build 70:
// mac_demo
module mac_demo(input    clk, 
           input    reset, 
           input    ena,
   	   input    signed [16-1 : 0] k,
           input    signed [16-1 : 0] x,   
           output   signed [2 * 16 - 1 : 0] acc_out
          ) ;
           wire     signed [2 * 16 - 1 : 0] p ;
           wire     signed [2 * 16 - 1 : 0] acc_in ;
   multiplier  #(.width(16)) mult_0(.multiplicand(k),
                                          .multiplier(x),
                       			  .product(p)
                			  ) ;
   adder     #(.width(2*16)) add_0(.a(p),
                			 .b(acc_out),
                			 .sum(acc_in)
               				) ;
   accumulator  #(.width(2*16))  acc_0(.clk(clk),
                   			     .reset(reset),
                   			     .ena(ena),
                   			     .acc_in(acc_in),
                   			     .acc_out(acc_out)
                   			) ;
endmodule
For scale: about 1700 cells after synthesis, ~32 flip-flops, roughly 67 I/O pins, roughly 13000 um2 of cells after synthesis.
make LEC_CHECK=0 ABC_AREA=1 CAP_MARGIN=20 CORE_ASPECT_RATIO=1.46 CORE_MARGIN=2 CORE_UTILIZATION=72 CTS_CLUSTER_DIAMETER=359 CTS_CLUSTER_SIZE=99 PLACE_DENSITY=0.37 SETUP_SLACK_MARGIN=-0.34 SLEW_MARGIN=20 TNS_END_PERCENT=5 finish   # period 4.46 ns
run.sh (not shown) runs the stock make flow with config.mk's settings and CLKGATE_MAP_FILE=.
No final results exist for build 70, since it was stopped by error GRT-0116 during global routing.
The following lists how build 41 was set up differently from build 70:
- a deleted ABC_AREA that had been 1
- a change of CTS_CLUSTER_DIAMETER from 359 to 375
- a deleted CORE_ASPECT_RATIO that had been 1.46
- a deleted SETUP_SLACK_MARGIN that had been -0.34
- a deleted TNS_END_PERCENT that had been 5
- a deleted PLACE_DENSITY that had been 0.37
- a change of CTS_CLUSTER_SIZE from 99 to 28
- a change of the clock period (ns, I/O delays scaled along) from 4.46 to 3.68
--- outcome ---
Build 41 did not make it past global routing, where a tool error ended it. Diff build 70 -> build 41: core footprint fell 1200 um2; count of distinct cell types in the synthesized netlist rose 25. Between build 41 and build 70, the post-synthesis adder-cell area fraction is lower for build 70. Looking at placement row count, build 41 sits 12 below build 70. Synthesis area per yosys delta for build 41 relative to build 70: 6.4% lower. Area of the chip: build 41 lower than build 70.

---

Setup of rev 12:
The RTL this note starts from:
==> flow/design.v <==
module multiplier  #(parameter width = 16)
   ( input    signed  [width-1 : 0] multiplicand,
     input    signed  [width-1 : 0] multiplier,   
     output   signed  [2 * width - 1 : 0] product
   ) ;
   assign  product = multiplicand * multiplier ;
endmodule
module  adder  #(parameter width = 32)  
		( input   signed [width-1 : 0] a ,
		  input   signed [width-1 : 0] b , 
		  output  signed [width-1 : 0] sum
		) ;
    assign   sum = a + b ;
endmodule
module accumulator #(parameter width = 32) 
	(input    clk,
     	 input    ena,
         input    reset,
         input	  signed [width - 1 : 0] acc_in,
   	 output   reg signed [width - 1 : 0] acc_out
	) ;
   always @(posedge clk) begin
      if (reset)  acc_out <= 0 ;
      else if (ena) acc_out <= acc_in ;
   end
endmodule
module mac_demo(input    clk, 
           input    reset, 
           input    ena,
   	   input    signed [16-1 : 0] k,
           input    signed [16-1 : 0] x,   
           output   signed [2 * 16 - 1 : 0] acc_out
          ) ;
           wire     signed [2 * 16 - 1 : 0] p ;
           wire     signed [2 * 16 - 1 : 0] acc_in ;
   multiplier  #(.width(16)) mult_0(.multiplicand(k),
                                          .multiplier(x),
                       			  .product(p)
                			  ) ;
   adder     #(.width(2*16)) add_0(.a(p),
                			 .b(acc_out),
                			 .sum(acc_in)
               				) ;
   accumulator  #(.width(2*16))  acc_0(.clk(clk),
                   			     .reset(reset),
                   			     .ena(ena),
                   			     .acc_in(acc_in),
                   			     .acc_out(acc_out)
                   			) ;
endmodule
make LEC_CHECK=0 CAP_MARGIN=20 CORE_MARGIN=2 CORE_UTILIZATION=61 CTS_CLUSTER_DIAMETER=348 CTS_CLUSTER_SIZE=98 PLACE_DENSITY=0.37 SLEW_MARGIN=20 finish   # period 3.91 ns
The flow completed for rev 12, but it is not clean: the layout still shows negative setup slack.
What rev 13 does differently from rev 12 at the input level:
- TNS_END_PERCENT newly set to 5
- CORE_UTILIZATION changed from 61 to 65
- PLACE_DENSITY removed (was 0.37)
- CTS_CLUSTER_SIZE changed from 98 to 79
- CTS_CLUSTER_DIAMETER removed (was 348)
- the clock period (ns, I/O delays scaled along) changed from 3.91 to 6.52
Results
STATUS run=rev 13 STAGES=ALL_DONE FINAL_CHECKS=FAILED CAUSE=negative setup slack
Compared to rev 12, the routing of rev 13 uses less wire.
Rev 13 vs rev 12: routability congestion estimate from global placement down slightly
Of rev 12 and rev 13, the higher number of optimization iterations in the first detailed-route pass belongs to rev 13.
When rev 13 is set beside rev 12, its layout overhead on the synthesized area turns out to be 13 points smaller.
As far as depth of the worst register-to-register path is concerned, rev 13 and rev 12 perform about the same.
Routed metal-1 wire length for rev 13: 7.8% down relative to rev 12
NOTE final area rev 12->rev 13 decreased by a little under 10%
Diff rev 12 -> rev 13 | initial core utilization | increase of 4.5 points
